==> v26 <==
Design ARM, start of the top module:
module ARM(
	input clk, rst,
	output [32 - 1:0] imem_addr,
	input [32 - 1:0] imem_data,
	output [32 - 1:0] dmem_addr,
	output [32 - 1:0] dmem_wdata,
	output dmem_read,
	output dmem_write,
	input [32 - 1:0] dmem_rdata,
	input dmem_ready
);
clock: 13.3 ns
lec_check: 0
cap_margin: 5
cell_pad_in_sites_detail_placement: 0
cell_pad_in_sites_global_placement: 2
core_margin: 6
core_utilization: 40
cts_cluster_diameter: 286
cts_cluster_size: 89
gpl_routability_driven: 0
hold_slack_margin: 0.08
max_routing_layer: met4
min_routing_layer: met2
place_density: 0.53
slew_margin: 35
tns_end_percent: 10
run.sh (not shown) runs the stock make flow with config.mk's settings and CLKGATE_MAP_FILE=.
==> v37 (differences from v26) <==
Settings changed: CAP_MARGIN 5 to 20, CELL_PAD_IN_SITES_DETAIL_PLACEMENT 0 to default, CELL_PAD_IN_SITES_GLOBAL_PLACEMENT 2 to default, CORE_MARGIN 6 to 2, CORE_UTILIZATION 40 to 50, CTS_CLUSTER_DIAMETER 286 to default, CTS_CLUSTER_SIZE 89 to default, GPL_ROUTABILITY_DRIVEN 0 to default, HOLD_SLACK_MARGIN 0.08 to default, MAX_ROUTING_LAYER met4 to default, MIN_ROUTING_LAYER met2 to default, PLACE_DENSITY 0.53 to default, SETUP_SLACK_MARGIN from default to 2.86, SLEW_MARGIN 35 to 20, TNS_END_PERCENT 10 to default.
==> flow/constraint.sdc (replaced) <==
create_clock -name core_clock -period 11.0 [get_ports {clk}]
set_input_delay 2.2000 -clock core_clock [delete_from_list [all_inputs] [get_ports {clk}]]
set_output_delay 2.2000 -clock core_clock [all_outputs]
set_load 0.01 [all_outputs]
==> qor summary <==
quantity	v37	v26
Die Footprint	120100 um2	156100 um2
Standard-cell rows	125	140
Status	aborted with a tool error	aborted with a tool error
Last stage reached	global routing (5_1_grt)	global routing (5_1_grt)
Placeable core region	116400 um2	145600 um2
Number of clock buffers inserted by TritonCTS	94	15
Number of buffers added for setup after CTS	183	31
Post-Place Cell Area	72590 um2	71360 um2
Starting utilization of the core area	50.44%	40.32%
Worst slack after detailed placement	-3102 ps	-1948 ps
Die X-Extent	346.6 um	395.1 um
Number of cells upsized or downsized after cts	515	79
DPL Wire Length	229700 um	219200 um
Cells after DPL	9694	9958
Die Height	346.6 um	395.1 um


==> 08-05: inputs <==
Starting RTL as in the previous note.
==> flow/config.mk <==
export PLATFORM = sky130hd
export DESIGN_NAME = ARM
export DESIGN_NICKNAME = ARM
export VERILOG_FILES = /design/flow/design.v
export SDC_FILE = /design/flow/constraint.sdc
export NUM_CORES = 4
export LEC_CHECK = 0
export ABC_AREA = 1
export CAP_MARGIN = 40
export CORE_ASPECT_RATIO = 0.5
export CORE_MARGIN = 2
export CORE_UTILIZATION = 72
export CTS_CLUSTER_DIAMETER = 348
export CTS_CLUSTER_SIZE = 98
export PLACE_DENSITY = 0.36
export SETUP_SLACK_MARGIN = 3.16
export SLEW_MARGIN = 20
export TNS_END_PERCENT = 10
==> flow/constraint.sdc <==
create_clock -name core_clock -period 10.7 [get_ports {clk}]
set_input_delay 2.1400 -clock core_clock [delete_from_list [all_inputs] [get_ports {clk}]]
set_output_delay 2.1400 -clock core_clock [all_outputs]
set_load 0.01 [all_outputs]
==> 12-06: changes against 08-05 <==
Settings changed: ABC_AREA 1 to not set, CAP_MARGIN 40 to 20, CORE_ASPECT_RATIO 0.5 to not set, CORE_UTILIZATION 72 to 50, CTS_CLUSTER_DIAMETER 348 to not set, CTS_CLUSTER_SIZE 98 to not set, PLACE_DENSITY 0.36 to not set, SETUP_SLACK_MARGIN 3.16 to 2.75, TNS_END_PERCENT 10 to not set.
==> flow/constraint.sdc (replaced) <==
create_clock -name core_clock -period 11.0 [get_ports {clk}]
set_input_delay 2.2000 -clock core_clock [delete_from_list [all_inputs] [get_ports {clk}]]
set_output_delay 2.2000 -clock core_clock [all_outputs]
set_load 0.01 [all_outputs]
==> qor.log <==
[status] last stage reached 5_1_grt
[logic_synthesis] synth top area cells dfrtn_1 21%, dfrtp_1 16%, a21oi_1 6.1%
[clock_network] CTS buffer count 94
[logic_synthesis] comb area leader AND-OR/OR-AND gates
[placement] RePlAce Congestion 1.14
[status] run status aborted with a tool error
[logic_synthesis] area fraction of the dominant cell type after synthesis 0.206
[logic_synthesis] post-synthesis share of cell area spent on full adders, half adders and majority gates 0.0292
[end of results for 12-06]
==> qor.log <==
[status] run status aborted with a tool error
[status] last stage reached 5_1_grt
[status] run-stopping error [ERROR GRT-0232] Routing congestion too high. Check the congestion heatmap in the GUI.
[logic_synthesis] area fraction of the dominant cell type after synthesis 0.204
[placement] RePlAce Congestion 1.27
[logic_synthesis] post-synthesis share of cell area spent on full adders, half adders and majority gates 0.0288
[logic_synthesis] portion of the post-synthesis area used by sequential elements 0.380
[logic_synthesis] tally of unique sky130hd cells used after synthesis 71
[logic_synthesis] comb area leader simple AND/OR/NAND/NOR gates
[logic_synthesis] synth top area cells dfrtn_1 20%, dfrtp_1 16%, nand2_1 13%
[grt] met2 routing resource usage after global routing 0.936
[logic_synthesis] leading register cell type out of synthesis dfrtn_1
[clock_network] CTS buffer count 13
[placement] Worst Setup Slack post-DPL -1.26 ns
[logic_synthesis] AND-OR/OR-AND share of the synthesized area 0.194
[end of results for 08-05]


==> run a <==
Starting RTL as in the previous note.
clock: 12.6 ns
lec_check: 0
abc_area: 1
cap_margin: 20
cell_pad_in_sites_global_placement: 0
core_margin: 2
core_utilization: 57
cts_cluster_diameter: 51
place_density_lb_addon: 0.1
setup_slack_margin: 3.71
slew_margin: 20
tns_end_percent: 5
==> inputs of run b, as changes to run a <==
Settings changed: ABC_AREA 1 to default, CELL_PAD_IN_SITES_GLOBAL_PLACEMENT 0 to 3, CORE_MARGIN 2 to 3, CORE_UTILIZATION 57 to 26, CTS_CLUSTER_DIAMETER 51 to 56, HOLD_SLACK_MARGIN from default to 0.26, MAX_ROUTING_LAYER from default to met4, PLACE_DENSITY from default to 0.52, PLACE_DENSITY_LB_ADDON 0.1 to default, SETUP_SLACK_MARGIN 3.71 to -0.52, SLEW_MARGIN 20 to 5, TNS_END_PERCENT 5 to default.
==> flow/constraint.sdc (replaced) <==
create_clock -name core_clock -period 12.9 [get_ports {clk}]
set_input_delay 2.5800 -clock core_clock [delete_from_list [all_inputs] [get_ports {clk}]]
set_output_delay 2.5800 -clock core_clock [all_outputs]
set_load 0.01 [all_outputs]
==> inputs of run c, as changes to run a <==
Settings changed: CELL_PAD_IN_SITES_GLOBAL_PLACEMENT 0 to default, CORE_UTILIZATION 57 to 72, CTS_CLUSTER_DIAMETER 51 to 362, CTS_CLUSTER_SIZE from default to 31, HOLD_SLACK_MARGIN from default to 0.3, PLACE_DENSITY_LB_ADDON 0.1 to 0.01, SETUP_SLACK_MARGIN 3.71 to 3.59, SLEW_MARGIN 20 to 35, TNS_END_PERCENT 5 to default.
==> flow/constraint.sdc (replaced) <==
create_clock -name core_clock -period 13.1 [get_ports {clk}]
set_input_delay 2.6200 -clock core_clock [delete_from_list [all_inputs] [get_ports {clk}]]
set_output_delay 2.6200 -clock core_clock [all_outputs]
set_load 0.01 [all_outputs]
==> comparison table <==
Status: run a did not finish; run c did not finish; run b failed layout checks
Last stage reached: run a 5_1_grt; run c 5_1_grt; run b -
Layout check failures: run a -; run c -; run b setup timing
Synth mux share: run a 0%; run c 0%; run b 3.64%
Yosys Instances: run a 8,579; run c 8,579; run b 7,134
Total standard cell area after synthesis: run a 59,500 um^2; run c 59,500 um^2; run b 58,700 um^2
Avg Synthesized Cell Area: run a 6.93 um^2; run c 6.93 um^2; run b 8.23 um^2
Syn Inst Count: run a 8,579; run c 8,579; run b 7,134
Total of cells resized after clock tree synthesis: run a 633; run c 464; run b 74
Total number of placement rows: run a 118; run c 105; run b 173
Proportion of netlist area held by the largest area contributor: run a 20.4%; run c 20.4%; run b 20.6%
Setup Buffers After CTS: run a 112; run c 125; run b 6
Aoi share: run a 19.4%; run c 19.4%; run b 28.4%
Cell count after placement: run a 10,700; run c 9,918; run b 11,200
Sequential element share of the synthesized area: run a 38.0%; run c 38.0%; run b 38.5%
Placed standard-cell area: run a 69,600 um^2; run c 65,900 um^2; run b 75,000 um^2
Setup WS pre-CTS: run a -0.837 ns; run c -0.0287 ns; run b -2.51 ns
Chip area estimate from yosys synthesis: run a 59,500 um^2; run c 59,500 um^2; run b 58,700 um^2
Area share of and/or/nand/nor cells after synthesis: run a 27.8%; run c 27.8%; run b 19.0%
XOR Share, Synth: run a 0.930%; run c 0.930%; run b 2.46%


==> run B: inputs <==
ARM again, from the RTL that the note above started with.
make LEC_CHECK=0 CAP_MARGIN=20 CELL_PAD_IN_SITES_GLOBAL_PLACEMENT=3 CORE_MARGIN=3 CORE_UTILIZATION=26 CTS_CLUSTER_DIAMETER=51 HOLD_SLACK_MARGIN=0.26 MAX_ROUTING_LAYER=met4 PLACE_DENSITY_LB_ADDON=0.06 SETUP_SLACK_MARGIN=-0.52 SLEW_MARGIN=5 finish   # period 12.9 ns
==> run D: changes against run B <==
Settings changed: CELL_PAD_IN_SITES_GLOBAL_PLACEMENT 3 to unset, CORE_MARGIN 3 to 2, CORE_UTILIZATION 26 to 40, CTS_CLUSTER_DIAMETER 51 to unset, HOLD_SLACK_MARGIN 0.26 to unset, MAX_ROUTING_LAYER met4 to unset, PLACE_DENSITY_LB_ADDON 0.06 to unset, SETUP_SLACK_MARGIN -0.52 to unset, SLEW_MARGIN 5 to 20.
==> flow/constraint.sdc (replaced) <==
create_clock -name core_clock -period 24.5 [get_ports {clk}]
set_input_delay 4.9000 -clock core_clock [delete_from_list [all_inputs] [get_ports {clk}]]
set_output_delay 4.9000 -clock core_clock [all_outputs]
set_load 0.01 [all_outputs]
==> run X: changes against run B <==
Settings changed: CAP_MARGIN 20 to 10, CELL_PAD_IN_SITES_DETAIL_PLACEMENT set to 2, CELL_PAD_IN_SITES_GLOBAL_PLACEMENT 3 to 2, CORE_MARGIN 3 to 2, CORE_UTILIZATION 26 to 40, CTS_CLUSTER_DIAMETER 51 to 286, HOLD_SLACK_MARGIN 0.26 to 0.08, MAX_ROUTING_LAYER met4 to unset, PLACE_DENSITY set to 0.42, PLACE_DENSITY_LB_ADDON 0.06 to unset, SETUP_SLACK_MARGIN -0.52 to unset, SLEW_MARGIN 5 to 20.
==> flow/constraint.sdc (replaced) <==
create_clock -name core_clock -period 13.3 [get_ports {clk}]
set_input_delay 2.6600 -clock core_clock [delete_from_list [all_inputs] [get_ports {clk}]]
set_output_delay 2.6600 -clock core_clock [all_outputs]
set_load 0.01 [all_outputs]
==> metrics.cfg <==
[status]
status=complete, but fails checks
failed_checks=setup timing

[drt]
viasPerCell=5.63

[flow_run]
openroad.warnings=129

[setup_path]
critPathMaxFanout=8

[global_route]
grt_max_degree=112

[sta]
worst_slack_ns=-2.05
setup_violations=4

[power]
seq_power_mw=5.10
internal_power_mw=15.3

The numbers above come from run B.

==> metrics.cfg <==
[status]
stop_error=[ERROR DPL-0033] detailed placement checks failed during check placement.
failing_step=4_1_cts
status=aborted with a tool error

[synthesis]
yosys_register_bits=899
synthMuxAreaShare=0.0364
synth_top_cell_by_count=nand2_1
ff_type=dfrtn_1

[placed_design]
placement.io_buffers=164

The numbers above come from run X.

==> metrics.cfg <==
[flow_run]
openroad.warnings=145

[sta]
setup_violations=0
worst_slack_ns=1.38

[setup_path]
critPathMaxFanout=43

[status]
status=no timing/DRC/antenna violations

[drt]
viasPerCell=6.78

[power]
internal_power_mw=5.49
seq_power_mw=2.71

[global_route]
grt_max_degree=197

The numbers above come from run D.

